==> inputs of 07-14 <==
// fpgaminer_top
module fpgaminer_top (clk, rst, midstate, data, mask, golden_nonce, golden_valid);
export LEC_CHECK = 0
export CAP_MARGIN = 20
export CELL_PAD_IN_SITES_GLOBAL_PLACEMENT = 1
export CORE_ASPECT_RATIO = 0.62
export CORE_MARGIN = 2
export CORE_UTILIZATION = 17
export CTS_CLUSTER_SIZE = 88
export GPL_ROUTABILITY_DRIVEN = 1
export GPL_TIMING_DRIVEN = 0
export MAX_ROUTING_LAYER = met4
export MIN_ROUTING_LAYER = met1
export PLACE_DENSITY_LB_ADDON = 0.1
export SETUP_SLACK_MARGIN = 0.5
export SLEW_MARGIN = 40
create_clock -name core_clock -period 6.21 [get_ports {clk}]
run.sh (not shown) runs the stock make flow with config.mk's settings and CLKGATE_MAP_FILE=.
==> inputs of 09-25, as changes to 07-14 <==
==> flow/config.mk (replaced) <==
export PLATFORM = sky130hd
export DESIGN_NAME = fpgaminer_top
export DESIGN_NICKNAME = fpgaminer_top
export VERILOG_FILES = /design/flow/design.v
export SDC_FILE = /design/flow/constraint.sdc
export NUM_CORES = 4
export LEC_CHECK = 0
export CAP_MARGIN = 20
export CORE_MARGIN = 2
export CORE_UTILIZATION = 27
export PLACE_DENSITY = 0.6
export SLEW_MARGIN = 20
==> flow/constraint.sdc (replaced) <==
create_clock -name core_clock -period 10.9 [get_ports {clk}]
set_input_delay 2.1800 -clock core_clock [delete_from_list [all_inputs] [get_ports {clk}]]
set_output_delay 2.1800 -clock core_clock [all_outputs]
set_load 0.01 [all_outputs]
==> summary of the runs <==
- 09-25 finished with timing, DRC and antenna clean. 07-14 completed, yet does not pass: setup timing.
- Of 09-25 and 07-14, 07-14 has the higher cell count (gap 19%, measured against 07-14).
- Clock skew: 07-14 is higher than 09-25 (0.060 ns).
- Between 07-14 and 09-25, the lower die area is in 09-25 (gap about 60%, measured against 09-25).
- In synthesized cell count, 09-25 and 07-14 do not differ.
- Of 09-25 and 07-14, 09-25 has the higher register-to-register slack (gap 5.2 ns).
- Of 07-14 and 09-25, 07-14 has the higher critical path depth (gap 13).
- Between 09-25 and 07-14, the lower count of clock-buffer cells in the layout is in 09-25 (gap 35).
- Sequential cell count is the same in 07-14 and 09-25.

========
==> job 8959 <==
fpgaminer_top again, from the RTL that the note above started with.
export LEC_CHECK = 0
export CAP_MARGIN = 20
export CORE_MARGIN = 2
export CORE_UTILIZATION = 57
export SLEW_MARGIN = 20
create_clock -name core_clock -period 6.06 [get_ports {clk}]
==> inputs of job 6628, as changes to job 8959 <==
- CORE_UTILIZATION: 57 -> 68
- CTS_CLUSTER_SIZE: unset -> 68
==> flow/constraint.sdc (replaced) <==
create_clock -name core_clock -period 7.97 [get_ports {clk}]
set_input_delay 1.5940 -clock core_clock [delete_from_list [all_inputs] [get_ports {clk}]]
set_output_delay 1.5940 -clock core_clock [all_outputs]
set_load 0.01 [all_outputs]
==> comparison table <==
Outcome: job 6628 did not finish; job 8959 finished with violations
Stage where the flow stopped: job 6628 global routing; job 8959 -
Layout check failures: job 6628 -; job 8959 negative setup slack
Post-placement worst setup slack: job 6628 -0.7409 ns; job 8959 -2.663 ns
Total die size: job 6628 282500 µm²; job 8959 336600 µm²
Synth Register Bits: job 6628 4172; job 8959 4172
Floorplan core area: job 6628 276700 µm²; job 8959 330300 µm²
GPL Wtd Cong: job 6628 1.107; job 8959 1.097
Area after DPL: job 6628 211800 µm²; job 8959 223200 µm²
Vertical die size: job 6628 531.5 µm; job 8959 580.2 µm
Total setup buffers inserted after CTS: job 6628 63; job 8959 79
Total of cells resized after clock tree synthesis: job 6628 358; job 8959 499
HPWL reported at the end of detailed placement: job 6628 558.4 mm; job 8959 577.3 mm
Horizontal die dimension: job 6628 531.5 µm; job 8959 580.2 µm
Cts bufs inserted: job 6628 400; job 8959 408
Row count: job 6628 193; job 8959 211
Instance count after placement with tap cells included: job 6628 22650; job 8959 24570
Starting density of the core: job 6628 0.6838; job 8959 0.5730
Net count of the mapped netlist: job 6628 18910; job 8959 18910

========
==> inputs of try-maple <==
fpgaminer_top again, from the RTL that the note above started with.
clock: 5.7 ns
lec_check: 0
cap_margin: 20
core_margin: 2
core_utilization: 72
cts_cluster_diameter: 297
place_density: 0.6
setup_slack_margin: 0.4
slew_margin: 20
==> try-pepper: changes against try-maple <==
==> flow/config.mk (replaced) <==
export PLATFORM = sky130hd
export DESIGN_NAME = fpgaminer_top
export DESIGN_NICKNAME = fpgaminer_top
export VERILOG_FILES = /design/flow/design.v
export SDC_FILE = /design/flow/constraint.sdc
export NUM_CORES = 4
export LEC_CHECK = 0
export ABC_AREA = 0
export CAP_MARGIN = 20
export CORE_ASPECT_RATIO = 0.99
export CORE_MARGIN = 2
export CORE_UTILIZATION = 68
export MAX_ROUTING_LAYER = met4
export MIN_ROUTING_LAYER = met1
export PLACE_DENSITY = 0.61
export SETUP_SLACK_MARGIN = 2.96
export SLEW_MARGIN = 40
==> flow/constraint.sdc (replaced) <==
create_clock -name core_clock -period 9.97 [get_ports {clk}]
set_input_delay 1.9940 -clock core_clock [delete_from_list [all_inputs] [get_ports {clk}]]
set_output_delay 1.9940 -clock core_clock [all_outputs]
set_load 0.01 [all_outputs]
==> flow_summary.ini <==
; generated from flow reports
[run_status]
status = aborted with a tool error
stop_stage = global routing

[cts]
cts_resized = 677
cts_buffers = 398

[floorplanning]
dieArea_um2 = 282500
core_area_um2 = 276500
num_rows = 192

[placement]
dp_slack_ps = 754.5
place_inst = 21080
the above is filed under try-pepper

==> flow_summary.ini <==
; generated from flow reports
[run_status]
stop_stage = global routing
error_line = [ERROR GRT-0116] Global routing finished with congestion. Check the congestion regions in the DRC Viewer.
status = aborted with a tool error

[cts]
cts_resized = 574
cts_buffers = 397

[floorplanning]
dieArea_um2 = 266900
num_rows = 188

[placement]
dp_slack_ps = -3145
place_inst = 23600
the above is filed under try-maple


========
==> run A: inputs <==
==> flow/design.v <==
`timescale 1ns/1ps
module e0 (x, y);
	input [31:0] x;
	output [31:0] y;
	assign y = {x[1:0],x[31:2]} ^ {x[12:0],x[31:13]} ^ {x[21:0],x[31:22]};
endmodule
module e1 (x, y);
	input [31:0] x;
	output [31:0] y;
	assign y = {x[5:0],x[31:6]} ^ {x[10:0],x[31:11]} ^ {x[24:0],x[31:25]};
endmodule
module ch (x, y, z, o);
	input [31:0] x, y, z;
	output [31:0] o;
	assign o = z ^ (x & (y ^ z));
endmodule
module maj (x, y, z, o);
	input [31:0] x, y, z;
	output [31:0] o;
	assign o = (x & y) | (z & (x | y));
endmodule
module s0 (x, y);
	input [31:0] x;
	output [31:0] y;
	assign y[31:29] = x[6:4] ^ x[17:15];
	assign y[28:0] = {x[3:0], x[31:7]} ^ {x[14:0],x[31:18]} ^ x[31:3];
endmodule
module s1 (x, y);
	input [31:0] x;
	output [31:0] y;
	assign y[31:22] = x[16:7] ^ x[18:9];
	assign y[21:0] = {x[6:0],x[31:17]} ^ {x[8:0],x[31:19]} ^ x[31:10];
endmodule
`timescale 1ns/1ps
module sha256_transform #(
	parameter LOOP = 6'd4
) (
	input clk,
	input feedback,
	input [5:0] cnt,
	input [255:0] rx_state,
	input [511:0] rx_input,
	output reg [255:0] tx_hash
);
	localparam Ks = {
		32'h428a2f98, 32'h71374491, 32'hb5c0fbcf, 32'he9b5dba5,
		32'h3956c25b, 32'h59f111f1, 32'h923f82a4, 32'hab1c5ed5,
		32'hd807aa98, 32'h12835b01, 32'h243185be, 32'h550c7dc3,
		32'h72be5d74, 32'h80deb1fe, 32'h9bdc06a7, 32'hc19bf174,
		32'he49b69c1, 32'hefbe4786, 32'h0fc19dc6, 32'h240ca1cc,
		32'h2de92c6f, 32'h4a7484aa, 32'h5cb0a9dc, 32'h76f988da,
		32'h983e5152, 32'ha831c66d, 32'hb00327c8, 32'hbf597fc7,
		32'hc6e00bf3, 32'hd5a79147, 32'h06ca6351, 32'h14292967,
		32'h27b70a85, 32'h2e1b2138, 32'h4d2c6dfc, 32'h53380d13,
		32'h650a7354, 32'h766a0abb, 32'h81c2c92e, 32'h92722c85,
		32'ha2bfe8a1, 32'ha81a664b, 32'hc24b8b70, 32'hc76c51a3,
		32'hd192e819, 32'hd6990624, 32'hf40e3585, 32'h106aa070,
		32'h19a4c116, 32'h1e376c08, 32'h2748774c, 32'h34b0bcb5,
		32'h391c0cb3, 32'h4ed8aa4a, 32'h5b9cca4f, 32'h682e6ff3,
		32'h748f82ee, 32'h78a5636f, 32'h84c87814, 32'h8cc70208,
		32'h90befffa, 32'ha4506ceb, 32'hbef9a3f7, 32'hc67178f2};
	genvar i;
	generate
		for (i = 0; i < 64/LOOP; i = i + 1) begin : HASHERS
			wire [511:0] W;
			wire [255:0] state;
			if(i == 0)
				sha256_digester U (
					.clk(clk),
					.k(Ks[32*(63-cnt) +: 32]),
					.rx_w(feedback ? W : rx_input),
					.rx_state(feedback ? state : rx_state),
					.tx_w(W),
					.tx_state(state)
				);
			else
				sha256_digester U (
					.clk(clk),
					.k(Ks[32*(63-LOOP*i-cnt) +: 32]),
					.rx_w(feedback ? W : HASHERS[i-1].W),
					.rx_state(feedback ? state : HASHERS[i-1].state),
					.tx_w(W),
					.tx_state(state)
				);
		end
	endgenerate
	always @ (posedge clk)
	begin
		if (!feedback)
		begin
			tx_hash[(((0)+1)*(32)-1):((0)*(32))] <= rx_state[(((0)+1)*(32)-1):((0)*(32))] + HASHERS[64/LOOP-6'd1].state[(((0)+1)*(32)-1):((0)*(32))];
			tx_hash[(((1)+1)*(32)-1):((1)*(32))] <= rx_state[(((1)+1)*(32)-1):((1)*(32))] + HASHERS[64/LOOP-6'd1].state[(((1)+1)*(32)-1):((1)*(32))];
			tx_hash[(((2)+1)*(32)-1):((2)*(32))] <= rx_state[(((2)+1)*(32)-1):((2)*(32))] + HASHERS[64/LOOP-6'd1].state[(((2)+1)*(32)-1):((2)*(32))];
			tx_hash[(((3)+1)*(32)-1):((3)*(32))] <= rx_state[(((3)+1)*(32)-1):((3)*(32))] + HASHERS[64/LOOP-6'd1].state[(((3)+1)*(32)-1):((3)*(32))];
			tx_hash[(((4)+1)*(32)-1):((4)*(32))] <= rx_state[(((4)+1)*(32)-1):((4)*(32))] + HASHERS[64/LOOP-6'd1].state[(((4)+1)*(32)-1):((4)*(32))];
			tx_hash[(((5)+1)*(32)-1):((5)*(32))] <= rx_state[(((5)+1)*(32)-1):((5)*(32))] + HASHERS[64/LOOP-6'd1].state[(((5)+1)*(32)-1):((5)*(32))];
			tx_hash[(((6)+1)*(32)-1):((6)*(32))] <= rx_state[(((6)+1)*(32)-1):((6)*(32))] + HASHERS[64/LOOP-6'd1].state[(((6)+1)*(32)-1):((6)*(32))];
			tx_hash[(((7)+1)*(32)-1):((7)*(32))] <= rx_state[(((7)+1)*(32)-1):((7)*(32))] + HASHERS[64/LOOP-6'd1].state[(((7)+1)*(32)-1):((7)*(32))];
		end
	end
endmodule
module sha256_digester (clk, k, rx_w, rx_state, tx_w, tx_state);
	input clk;
	input [31:0] k;
	input [511:0] rx_w;
	input [255:0] rx_state;
	output reg [511:0] tx_w;
	output reg [255:0] tx_state;
	wire [31:0] e0_w, e1_w, ch_w, maj_w, s0_w, s1_w;
	e0	e0_blk	(rx_state[(((0)+1)*(32)-1):((0)*(32))], e0_w);
	e1	e1_blk	(rx_state[(((4)+1)*(32)-1):((4)*(32))], e1_w);
	ch	ch_blk	(rx_state[(((4)+1)*(32)-1):((4)*(32))], rx_state[(((5)+1)*(32)-1):((5)*(32))], rx_state[(((6)+1)*(32)-1):((6)*(32))], ch_w);
	maj	maj_blk	(rx_state[(((0)+1)*(32)-1):((0)*(32))], rx_state[(((1)+1)*(32)-1):((1)*(32))], rx_state[(((2)+1)*(32)-1):((2)*(32))], maj_w);
	s0	s0_blk	(rx_w[63:32], s0_w);
	s1	s1_blk	(rx_w[479:448], s1_w);
	wire [31:0] t1 = rx_state[(((7)+1)*(32)-1):((7)*(32))] + e1_w + ch_w + rx_w[31:0] + k;
	wire [31:0] t2 = e0_w + maj_w;
	wire [31:0] new_w = s1_w + rx_w[319:288] + s0_w + rx_w[31:0];
	always @ (posedge clk)
	begin
		tx_w[511:480] <= new_w;
		tx_w[479:0] <= rx_w[511:32];
		tx_state[(((7)+1)*(32)-1):((7)*(32))] <= rx_state[(((6)+1)*(32)-1):((6)*(32))];
		tx_state[(((6)+1)*(32)-1):((6)*(32))] <= rx_state[(((5)+1)*(32)-1):((5)*(32))];
		tx_state[(((5)+1)*(32)-1):((5)*(32))] <= rx_state[(((4)+1)*(32)-1):((4)*(32))];
		tx_state[(((4)+1)*(32)-1):((4)*(32))] <= rx_state[(((3)+1)*(32)-1):((3)*(32))] + t1;
		tx_state[(((3)+1)*(32)-1):((3)*(32))] <= rx_state[(((2)+1)*(32)-1):((2)*(32))];
		tx_state[(((2)+1)*(32)-1):((2)*(32))] <= rx_state[(((1)+1)*(32)-1):((1)*(32))];
		tx_state[(((1)+1)*(32)-1):((1)*(32))] <= rx_state[(((0)+1)*(32)-1):((0)*(32))];
		tx_state[(((0)+1)*(32)-1):((0)*(32))] <= t1 + t2;
	end
endmodule
`timescale 1ns/1ps
module fpgaminer_top (clk, rst, midstate, data, mask, golden_nonce, golden_valid);
   parameter LOOP_LOG2 = 5;
   localparam [5:0] LOOP = (6'd1 << LOOP_LOG2);
   localparam [31:0] GOLDEN_NONCE_OFFSET = (32'd1 << (7 - LOOP_LOG2)) + 32'd1;
   input clk;
   input rst;
   input [255:0] midstate;
   input [95:0]  data;
   input [31:0]  mask;
   output reg [31:0] golden_nonce;
   output reg 	     golden_valid;
   reg [255:0] state;
   reg [511:0] data_r;
   reg [31:0]  nonce;
   wire        hash_clk = clk;
   wire [255:0] hash, hash2;
   reg [5:0] 	cnt;
   reg 		feedback;
   sha256_transform #(.LOOP(LOOP)) uut (
					.clk(hash_clk),
					.feedback(feedback),
					.cnt(cnt),
					.rx_state(state),
					.rx_input(data_r),
					.tx_hash(hash)
					);
   sha256_transform #(.LOOP(LOOP)) uut2 (
					 .clk(hash_clk),
					 .feedback(feedback),
					 .cnt(cnt),
					 .rx_state(256'h5be0cd191f83d9ab9b05688c510e527fa54ff53a3c6ef372bb67ae856a09e667),
					 .rx_input({256'h0000010000000000000000000000000000000000000000000000000080000000, hash}),
					 .tx_hash(hash2)
					 );
   reg [255:0] 	midstate_buf, data_buf;
   reg [31:0] 	mask_buf;
   reg 		is_golden_ticket;
   reg 		feedback_d1;
   reg [2:0] 	primed;
   wire [5:0] 	cnt_next;
   wire [31:0] 	nonce_next;
   wire 	feedback_next;
   wire 	reset = rst;
   assign cnt_next =  reset ? 6'd0 : (LOOP == 1) ? 6'd0 : (cnt + 6'd1) & (LOOP-1);
   assign feedback_next = (LOOP == 1) ? 1'b0 : (cnt_next != {(LOOP_LOG2){1'b0}});
   assign nonce_next =
		      reset ? 32'd0 :
		      feedback_next ? nonce : (nonce + 32'd1);
   always @ (posedge hash_clk)
     begin
	midstate_buf <= midstate;
	data_buf <= {160'd0, data};
	mask_buf <= mask;
	cnt <= cnt_next;
	feedback <= feedback_next;
	feedback_d1 <= feedback;
	state <= midstate_buf;
	data_r <= {384'h000002800000000000000000000000000000000000000000000000000000000000000000000000000000000080000000, nonce_next, data_buf[95:0]};
	nonce <= nonce_next;
	if (reset)
	  primed <= 3'd0;
	else if (!feedback_d1 && primed != 3'd6)
	  primed <= primed + 3'd1;
	is_golden_ticket <= ((hash2[255:224] & mask_buf) == 32'h00000000) && !feedback_d1 && (primed == 3'd6) && !reset;
	if(is_golden_ticket)
	  begin
	     if (LOOP == 1)
	       golden_nonce <= nonce - 32'd131;
	     else if (LOOP == 2)
	       golden_nonce <= nonce - 32'd66;
	     else
	       golden_nonce <= nonce - GOLDEN_NONCE_OFFSET;
	  end
	golden_valid <= is_golden_ticket && !reset;
     end
endmodule
==> flow/run.sh <==
#!/bin/bash
# the make line also repeats each setting of config.mk as NAME=value (left out here)
make -C /OpenROAD-flow-scripts/flow DESIGN_CONFIG=/design/flow/config.mk WORK_HOME=/design/flow/orfs CLKGATE_MAP_FILE= finish
==> flow/config.mk <==
export PLATFORM = sky130hd
export DESIGN_NAME = fpgaminer_top
export DESIGN_NICKNAME = fpgaminer_top
export VERILOG_FILES = /design/flow/design.v
export SDC_FILE = /design/flow/constraint.sdc
export NUM_CORES = 4
export LEC_CHECK = 0
export ABC_AREA = 1
export CAP_MARGIN = 20
export CORE_ASPECT_RATIO = 0.99
export CORE_MARGIN = 2
export CORE_UTILIZATION = 72
export CTS_CLUSTER_DIAMETER = 366
export CTS_CLUSTER_SIZE = 13
export MIN_ROUTING_LAYER = met1
export PLACE_DENSITY = 0.78
export SETUP_SLACK_MARGIN = 1.47
export SLEW_MARGIN = 25
==> flow/constraint.sdc <==
create_clock -name core_clock -period 10.8 [get_ports {clk}]
set_input_delay 2.1600 -clock core_clock [delete_from_list [all_inputs] [get_ports {clk}]]
set_output_delay 2.1600 -clock core_clock [all_outputs]
set_load 0.01 [all_outputs]
==> inputs of run P, as changes to run A <==
ABC_AREA = unset   (was 1)
CORE_ASPECT_RATIO = unset   (was 0.99)
CORE_UTILIZATION = 56   (was 72)
CTS_CLUSTER_DIAMETER = unset   (was 366)
CTS_CLUSTER_SIZE = unset   (was 13)
MIN_ROUTING_LAYER = unset   (was met1)
PLACE_DENSITY = unset   (was 0.78)
SETUP_SLACK_MARGIN = unset   (was 1.47)
SLEW_MARGIN = 20   (was 25)
==> flow/constraint.sdc (replaced) <==
create_clock -name core_clock -period 6.06 [get_ports {clk}]
set_input_delay 1.2120 -clock core_clock [delete_from_list [all_inputs] [get_ports {clk}]]
set_output_delay 1.2120 -clock core_clock [all_outputs]
set_load 0.01 [all_outputs]
==> inputs of run H, as changes to run A <==
ABC_AREA = unset   (was 1)
CORE_ASPECT_RATIO = unset   (was 0.99)
CORE_UTILIZATION = 45   (was 72)
CTS_CLUSTER_DIAMETER = unset   (was 366)
CTS_CLUSTER_SIZE = unset   (was 13)
MIN_ROUTING_LAYER = unset   (was met1)
PLACE_DENSITY = 0.6   (was 0.78)
SETUP_SLACK_MARGIN = unset   (was 1.47)
SLEW_MARGIN = 20   (was 25)
==> flow/constraint.sdc (replaced) <==
create_clock -name core_clock -period 10.9 [get_ports {clk}]
set_input_delay 2.1800 -clock core_clock [delete_from_list [all_inputs] [get_ports {clk}]]
set_output_delay 2.1800 -clock core_clock [all_outputs]
set_load 0.01 [all_outputs]
==> inputs of run Z, as changes to run A <==
ABC_AREA = unset   (was 1)
CORE_ASPECT_RATIO = unset   (was 0.99)
CORE_UTILIZATION = 45   (was 72)
CTS_CLUSTER_DIAMETER = unset   (was 366)
CTS_CLUSTER_SIZE = unset   (was 13)
MIN_ROUTING_LAYER = unset   (was met1)
PLACE_DENSITY = 0.6   (was 0.78)
SETUP_SLACK_MARGIN = unset   (was 1.47)
SLEW_MARGIN = 20   (was 25)
==> flow/constraint.sdc (replaced) <==
create_clock -name core_clock -period 12.0 [get_ports {clk}]
set_input_delay 2.4000 -clock core_clock [delete_from_list [all_inputs] [get_ports {clk}]]
set_output_delay 2.4000 -clock core_clock [all_outputs]
set_load 0.01 [all_outputs]
==> impl_metrics.sql <==
-- implementation run metrics
INSERT INTO impl_metrics (metric_group, metric, value, unit) VALUES
('run_status', 'failed_layout_checks', 'setup timing', ''),
('timing', 'report.final.setup_viol', '247', ''),
('synth', 'synthDominantCellAreaShare', '40.8', '%'),
('global_routing', 'use_met1', '51.4', '%'),
('run_status', 'run_status', 'failed layout checks', ''),
('placement', 'place.detailed.hpwl', '563000', 'um'),
('global_routing', 'grt_util_overall', '39.5', '%'),
('timing', 'postLayoutSetupSlackWorst', '-2120', 'ps');
the above is filed under run P

==> impl_metrics.sql <==
-- implementation run metrics
INSERT INTO impl_metrics (metric_group, metric, value, unit) VALUES
('run_status', 'run_status', 'finished clean', ''),
('timing', 'postLayoutSetupSlackWorst', '1380', 'ps'),
('cells_and_area', 'area_delta_synth_final', '14.4', '%'),
('cells_and_area', 'final-clk-cell-share', '7.03', '%'),
('worst_setup_path', 'crit_path_start_kind', 'flip-flop', ''),
('timing', 'report.final.setup_viol', '0', ''),
('global_routing', 'grt_util_overall', '31.0', '%'),
('synth', 'synthDominantCellAreaShare', '40.8', '%'),
('global_routing', 'use_met1', '41.3', '%');
the above is filed under run Z

==> impl_metrics.sql <==
-- implementation run metrics
INSERT INTO impl_metrics (metric_group, metric, value, unit) VALUES
('run_status', 'run_status', 'stopped before the end', ''),
('run_status', 'flow.stopped_at', 'global routing', ''),
('run_status', 'error', '[ERROR GRT-0116] Global routing finished with congestion. Check the congestion regions in the DRC Viewer.', ''),
('synth', 'synth.area.mux_share', '0.225', '%'),
('synth', 'area_leaders', 'sky130_fd_sc_hd__dfxtp_1 40%, sky130_fd_sc_hd__nand2_1 13%, sky130_fd_sc_hd__fa_1 7.5%', ''),
('global_routing', 'use_met1', '65.3', '%'),
('global_routing', 'global_route.usage.met3', '37.1', '%'),
('clock_network', 'cts_hold_buf', '0', ''),
('global_routing', 'global_route.usage.met2', '84.4', '%'),
('synth', 'synthDominantCellAreaShare', '39.6', '%'),
('placement', 'place.detailed.hpwl', '628000', 'um'),
('global_routing', 'grt_util_overall', '62.5', '%');
the above is filed under run A

==> impl_metrics.sql <==
-- implementation run metrics
INSERT INTO impl_metrics (metric_group, metric, value, unit) VALUES
('run_status', 'run_status', 'finished clean', ''),
('global_routing', 'use_met1', '41.6', '%'),
('clock_network', 'postCtsSetupRepairBufs', '0', ''),
('global_routing', 'grt_util_overall', '31.1', '%'),
('timing', 'timing.final.crit_share', '93.5', '%'),
('timing', 'report.final.setup_viol', '0', ''),
('timing', 'postLayoutSetupSlackWorst', '714', 'ps'),
('placement', 'place.detailed.hpwl', '558000', 'um'),
('timing', 'fin_worst_skew', '82.6', 'ps'),
('synth', 'synthDominantCellAreaShare', '40.8', '%'),
('floorplan', 'chip_area', '426000', 'um2'),
('cells_and_area', 'combAreaFraction', '43.3', '%');
the above is filed under run H

